## red
==> flow/design.v <==
module SIGNAL_GENERATOR_ANALYZER_ONE_WIRE
(
	input CLK_100MHz,
	input rst,
	input  	MUAFR_MISO_P,
	input  	MUAFR_MISO_N,
	input 	enable_generate,
	output logic [11: 0] test_cnt_1,
	output logic [11: 0] test_cnt_0
);
localparam ITERATION = 1004; 
logic [3: 0] prev_MUAFR_MISO_P;
logic [3: 0] prev_MUAFR_MISO_N;
always @(posedge CLK_100MHz)
begin
	if (rst)
	begin
		prev_MUAFR_MISO_P <= 4'h0;
		prev_MUAFR_MISO_N <= 4'h0;
	end else
	begin
	prev_MUAFR_MISO_P[3] <= prev_MUAFR_MISO_P[2];
	prev_MUAFR_MISO_P[2] <= prev_MUAFR_MISO_P[1];
	prev_MUAFR_MISO_P[1] <= prev_MUAFR_MISO_P[0];
	prev_MUAFR_MISO_P[0] <= MUAFR_MISO_P;
	prev_MUAFR_MISO_N[3] <= prev_MUAFR_MISO_N[2];
	prev_MUAFR_MISO_N[2] <= prev_MUAFR_MISO_N[1];
	prev_MUAFR_MISO_N[1] <= prev_MUAFR_MISO_N[0];
	prev_MUAFR_MISO_N[0] <= MUAFR_MISO_N;
	end
end
logic [15: 0] cnt_analyzer;
logic [11: 0] cnt_skew_P;
logic [11: 0] cnt_skew_N;
always @(posedge CLK_100MHz)
begin
	if (rst)
	begin
		cnt_skew_P <= 0;
		cnt_skew_N <= 0;
		cnt_analyzer <= 0;
		test_cnt_1 <= 0;
		test_cnt_0 <= 0;
	end else
	if (enable_generate == 0)
		begin
			if ((~prev_MUAFR_MISO_P[2] & MUAFR_MISO_P) | (prev_MUAFR_MISO_P[2] & ~MUAFR_MISO_P))
				cnt_skew_P <= cnt_skew_P + 1;
			if ((~prev_MUAFR_MISO_N[2] & MUAFR_MISO_N) | (prev_MUAFR_MISO_N[2] & ~MUAFR_MISO_N))
				cnt_skew_N <= cnt_skew_N + 1;
			if (cnt_analyzer == (ITERATION - 2))
			begin
				cnt_skew_N <= 0;
				cnt_skew_P <= 0;
				test_cnt_1 <= cnt_skew_P;
				test_cnt_0 <= cnt_skew_N;
			end
			if (cnt_analyzer == ITERATION)
				cnt_analyzer <= 0;
			else
				cnt_analyzer <= cnt_analyzer + 1;
		end else
		begin
			cnt_skew_P <= 0;
			cnt_skew_N <= 0;
			cnt_analyzer <= 0;
		end
end
endmodule
module SIGNAL_GENERATOR_ANALYZER
(
	input CLK_100MHz,
	input rst,
	output logic [15:0] MUAFR_MOSI_P,
	output [15:0] MUAFR_MOSI_N,
	input  logic [15:0] MUAFR_MISO_P,
	input  logic [15:0] MUAFR_MISO_N,
	input enable_generate,
	output logic [15:0] status_wire,
	output [15:0] status_gen
);
logic kz;
logic kz_P;
logic kz_N;
logic [15: 0] status_gen_P;
logic [15: 0] status_gen_N;
assign status_gen [15: 0] = status_gen_P [15: 0] & status_gen_N [15: 0];
assign kz = kz_N & kz_P;
localparam cnt_ETALON_GEN_min = 20;
localparam cnt_ETALON_GEN_max = 250;
assign MUAFR_MOSI_N [15: 0]  = ~ MUAFR_MOSI_P [15: 0];
localparam ITERATION = 102;
logic [2: 0] prev_flag_signal_P;
logic [7: 0] cnt_kz_signal_P;
logic [7: 0] cnt_kz_signal_N;
logic [15: 0] fail;
logic [3: 0] j;
logic flag_signal_P;
logic [9: 0] cnt_true_channel [15: 0];
logic [9: 0] cnt_status_true;
wire [8:0] test_cnt_1 [15: 0];
wire [8:0] test_cnt_0 [15: 0];
genvar i;
generate
	for (i = 0; i < 16; i = i + 1)
	begin : generator
		wire [11:0] full_cnt_1;
		wire [11:0] full_cnt_0;
		SIGNAL_GENERATOR_ANALYZER_ONE_WIRE signal_generator_analyzer_one_wire
		(
			.CLK_100MHz(CLK_100MHz),
			.rst(rst),
			.enable_generate(enable_generate),
			.MUAFR_MISO_P(MUAFR_MISO_P[i]),
			.MUAFR_MISO_N(MUAFR_MISO_N[i]),
			.test_cnt_1(full_cnt_1),
			.test_cnt_0(full_cnt_0)
		);
		assign test_cnt_1[i] = full_cnt_1[8:0];
		assign test_cnt_0[i] = full_cnt_0[8:0];
	always @(posedge CLK_100MHz)
	if (rst)
		status_gen_P [i] <= 0;
	else if (enable_generate == 0)
		if ((test_cnt_1 [i] > cnt_ETALON_GEN_min - 1) & (test_cnt_1 [i] < cnt_ETALON_GEN_max + 1))
			status_gen_P [i] <= 1;
		else
			status_gen_P [i] <= 0;
	always @(posedge CLK_100MHz)
	if (rst)
		status_gen_N [i] <= 0;
	else if (enable_generate == 0)
		if ((test_cnt_0 [i] > cnt_ETALON_GEN_min - 1) & (test_cnt_0 [i] < cnt_ETALON_GEN_max + 1))
			status_gen_N [i] <= 1;
		else
			status_gen_N [i] <= 0;
	end
endgenerate
integer k;
always @(posedge CLK_100MHz)
begin
	if (rst)
	begin
		MUAFR_MOSI_P <= 16'h0;
		prev_flag_signal_P <= 3'b0;
		cnt_kz_signal_P <= 0;
		cnt_kz_signal_N <= 0;
		kz_P <= 0;
		kz_N <= 0;
		fail <= 16'hFFFF;
		j <= 0;
		flag_signal_P <= 1;
		for (k = 0; k < 16; k = k + 1)
			cnt_true_channel [k] <= 0;
		cnt_status_true <= 0;
		status_wire <= 16'h0;
	end else
	if (enable_generate == 1)
	begin
		if (flag_signal_P == 1)		 
		begin
			if (prev_flag_signal_P [0] != flag_signal_P)
			begin
				MUAFR_MOSI_P [15: 0] <= 16'h0;
			end else
			begin
				MUAFR_MOSI_P [j] <= ((cnt_status_true  < (ITERATION - 6)) & (cnt_status_true >= 0)) ? 1 : 0;
			end
		end	else
		begin
			if (prev_flag_signal_P [0] != flag_signal_P)
			begin
				MUAFR_MOSI_P [15: 0] <= 16'hFFFF;
			end else
			begin
				MUAFR_MOSI_P [j] <= ((cnt_status_true  < (ITERATION - 6)) & (cnt_status_true >= 0)) ? 0 : 1;
			end
		end
		prev_flag_signal_P [2] <= prev_flag_signal_P [1];
		prev_flag_signal_P [1] <= prev_flag_signal_P [0];
		prev_flag_signal_P [0] <= flag_signal_P;
		if (cnt_status_true  == (ITERATION - 3))  
		begin
			j <= j + 1;
			cnt_status_true <= 0;
			if (j == 15)
				flag_signal_P <= flag_signal_P + 1;
			if (fail[j] == 0)
				status_wire [j] <= 1;
			else
				status_wire [j] <= 0;
		end else
			cnt_status_true <= cnt_status_true + 1;
		if ((cnt_status_true  == (ITERATION - 4)) & (flag_signal_P == 0))  
			if ((cnt_true_channel [j] > (ITERATION >> 1)) & (cnt_true_channel [j] < (ITERATION << 1)) & (kz == 1))
				fail[j] <= 0;
			else
				fail[j] <= 1;
		if ((cnt_status_true  > (ITERATION - 7)) & (flag_signal_P == 0))  
			if (cnt_kz_signal_P > (ITERATION - 15))
				kz_P <= 1;
			else
				kz_P <= 0;
		if ((cnt_status_true  > (ITERATION - 7)) & (flag_signal_P == 0))	 
			if (cnt_kz_signal_N > (ITERATION - 15))
				kz_N <= 1;
			else
				kz_N <= 0;
		if (cnt_status_true  == (ITERATION - 4))  
			cnt_true_channel [j] <= 0;
		else
			if ((MUAFR_MISO_P [j] == flag_signal_P) & (MUAFR_MISO_N [j] != flag_signal_P))
				cnt_true_channel [j] <= cnt_true_channel [j] + 1;
		if (cnt_status_true  == (ITERATION - 4))  
			cnt_kz_signal_P <= 0;
		else
			if (((MUAFR_MISO_P [0] == MUAFR_MISO_P [j]) + (MUAFR_MISO_P [1] == MUAFR_MISO_P [j]) + (MUAFR_MISO_P [2] == MUAFR_MISO_P [j]) + (MUAFR_MISO_P [3] == MUAFR_MISO_P [j]) + (MUAFR_MISO_P [4] == MUAFR_MISO_P [j]) + (MUAFR_MISO_P [5] == MUAFR_MISO_P [j]) + (MUAFR_MISO_P [6] == MUAFR_MISO_P [j]) + (MUAFR_MISO_P [7] == MUAFR_MISO_P [j]) + (MUAFR_MISO_P [8] == MUAFR_MISO_P [j]) + (MUAFR_MISO_P [9] == MUAFR_MISO_P [j]) + (MUAFR_MISO_P [10] == MUAFR_MISO_P [j]) + (MUAFR_MISO_P [11] == MUAFR_MISO_P [j]) + (MUAFR_MISO_P [12] == MUAFR_MISO_P [j]) + (MUAFR_MISO_P [13] == MUAFR_MISO_P [j])) == 1)
				cnt_kz_signal_P <= cnt_kz_signal_P + 1;
		if (cnt_status_true  == (ITERATION - 3)) 
			cnt_kz_signal_N <= 0;
		else
			if (((MUAFR_MISO_N [0] == MUAFR_MISO_N [j]) + (MUAFR_MISO_N [1] == MUAFR_MISO_N [j]) + (MUAFR_MISO_N [2] == MUAFR_MISO_N [j]) + (MUAFR_MISO_N [3] == MUAFR_MISO_N [j]) + (MUAFR_MISO_N [4] == MUAFR_MISO_N [j]) + (MUAFR_MISO_N [5] == MUAFR_MISO_N [j]) + (MUAFR_MISO_N [6] == MUAFR_MISO_N [j]) + (MUAFR_MISO_N [7] == MUAFR_MISO_N [j]) + (MUAFR_MISO_N [8] == MUAFR_MISO_N [j]) + (MUAFR_MISO_N [9] == MUAFR_MISO_N [j]) + (MUAFR_MISO_N [10] == MUAFR_MISO_N [j]) + (MUAFR_MISO_N [11] == MUAFR_MISO_N [j]) + (MUAFR_MISO_N [12] == MUAFR_MISO_N [j]) + (MUAFR_MISO_N [13] == MUAFR_MISO_N [j])) > 13)
				cnt_kz_signal_N <= cnt_kz_signal_N + 1;
		end else
		begin
			j <= 0;
			cnt_true_channel [j] <= 0;
			cnt_status_true <= 0;
			flag_signal_P <= 0;
			MUAFR_MOSI_P <= 16'h0;
		end
end
endmodule
Settings: LEC_CHECK=0, CAP_MARGIN=20, CORE_MARGIN=2, CORE_UTILIZATION=40, GPL_TIMING_DRIVEN=0, SETUP_SLACK_MARGIN=0.35, SLEW_MARGIN=20, TNS_END_PERCENT=70; clock period 10.0 ns.
run.sh (not shown) runs the stock make flow with config.mk's settings and CLKGATE_MAP_FILE=.
red: full flow OK, the timing, design-rule and antenna checks passed
For blue, these inputs were changed with respect to red:
-- flow/config.mk --
<<< red, line 10
export CORE_UTILIZATION = 40
export GPL_TIMING_DRIVEN = 0
export SETUP_SLACK_MARGIN = 0.35
>>> blue, line 10
export CORE_UTILIZATION = 70
export CTS_CLUSTER_DIAMETER = 28
export CTS_CLUSTER_SIZE = 37
export SETUP_SLACK_MARGIN = 1.42
<<< red, line 14
export TNS_END_PERCENT = 70
>>> blue, line 15
==> flow/constraint.sdc <==
create_clock -name core_clock -period 4.77 [get_ports {CLK_100MHz}]
set_input_delay 0.9540 -clock core_clock [delete_from_list [all_inputs] [get_ports {CLK_100MHz}]]
set_output_delay 0.9540 -clock core_clock [all_outputs]
set_load 0.01 [all_outputs]
Notes after the runs:
The flow completed for blue, but it is not clean: the layout still shows negative setup slack.
Going from red to blue, non-clock buffer total of the final layout shrinks by about 16%.
Re fraction of the cycle the final worst path needs: red was lower than blue.
blue — share of total power in sequential cells 11 points lower, red as reference
In blue relative to red, via count had gone up by a little under 10%.
In blue the final routed wirelength across all metal layers turned out 11% higher than in red.
In the reports for red and blue, the larger sum of buffers and inverters on the critical path belongs to blue.
Delta (blue minus red): worst hold slack after final layout held, total area of sequential cells held.
Global-route wire length before repair: blue vs red up about 7%
[inputs] green vs blue
-- flow/config.mk --
<<< blue, line 8
>>> green, line 8
export ABC_AREA = 1
<<< blue, line 10
export CORE_UTILIZATION = 70
export CTS_CLUSTER_DIAMETER = 28
export CTS_CLUSTER_SIZE = 37
export SETUP_SLACK_MARGIN = 1.42
>>> green, line 11
export CORE_UTILIZATION = 72
export CTS_CLUSTER_DIAMETER = 338
export CTS_CLUSTER_SIZE = 14
export PLACE_DENSITY_LB_ADDON = 0.28
export SETUP_SLACK_MARGIN = 0.69
==> flow/constraint.sdc <==
create_clock -name core_clock -period 4.73 [get_ports {CLK_100MHz}]
set_input_delay 0.9460 -clock core_clock [delete_from_list [all_inputs] [get_ports {CLK_100MHz}]]
set_output_delay 0.9460 -clock core_clock [all_outputs]
set_load 0.01 [all_outputs]
[summary]
Final checks on green, whose flow otherwise completed, came back failing, citing negative setup slack. Power per standard cell area is lower on green. green vs. blue: combinational group share of total power up 1.9 points; sequential share of layout area up 3.7 points. The lower clock network fraction of total power of green and blue is in green.
No activity file was given, so power comes from the tool's default toggle rates.
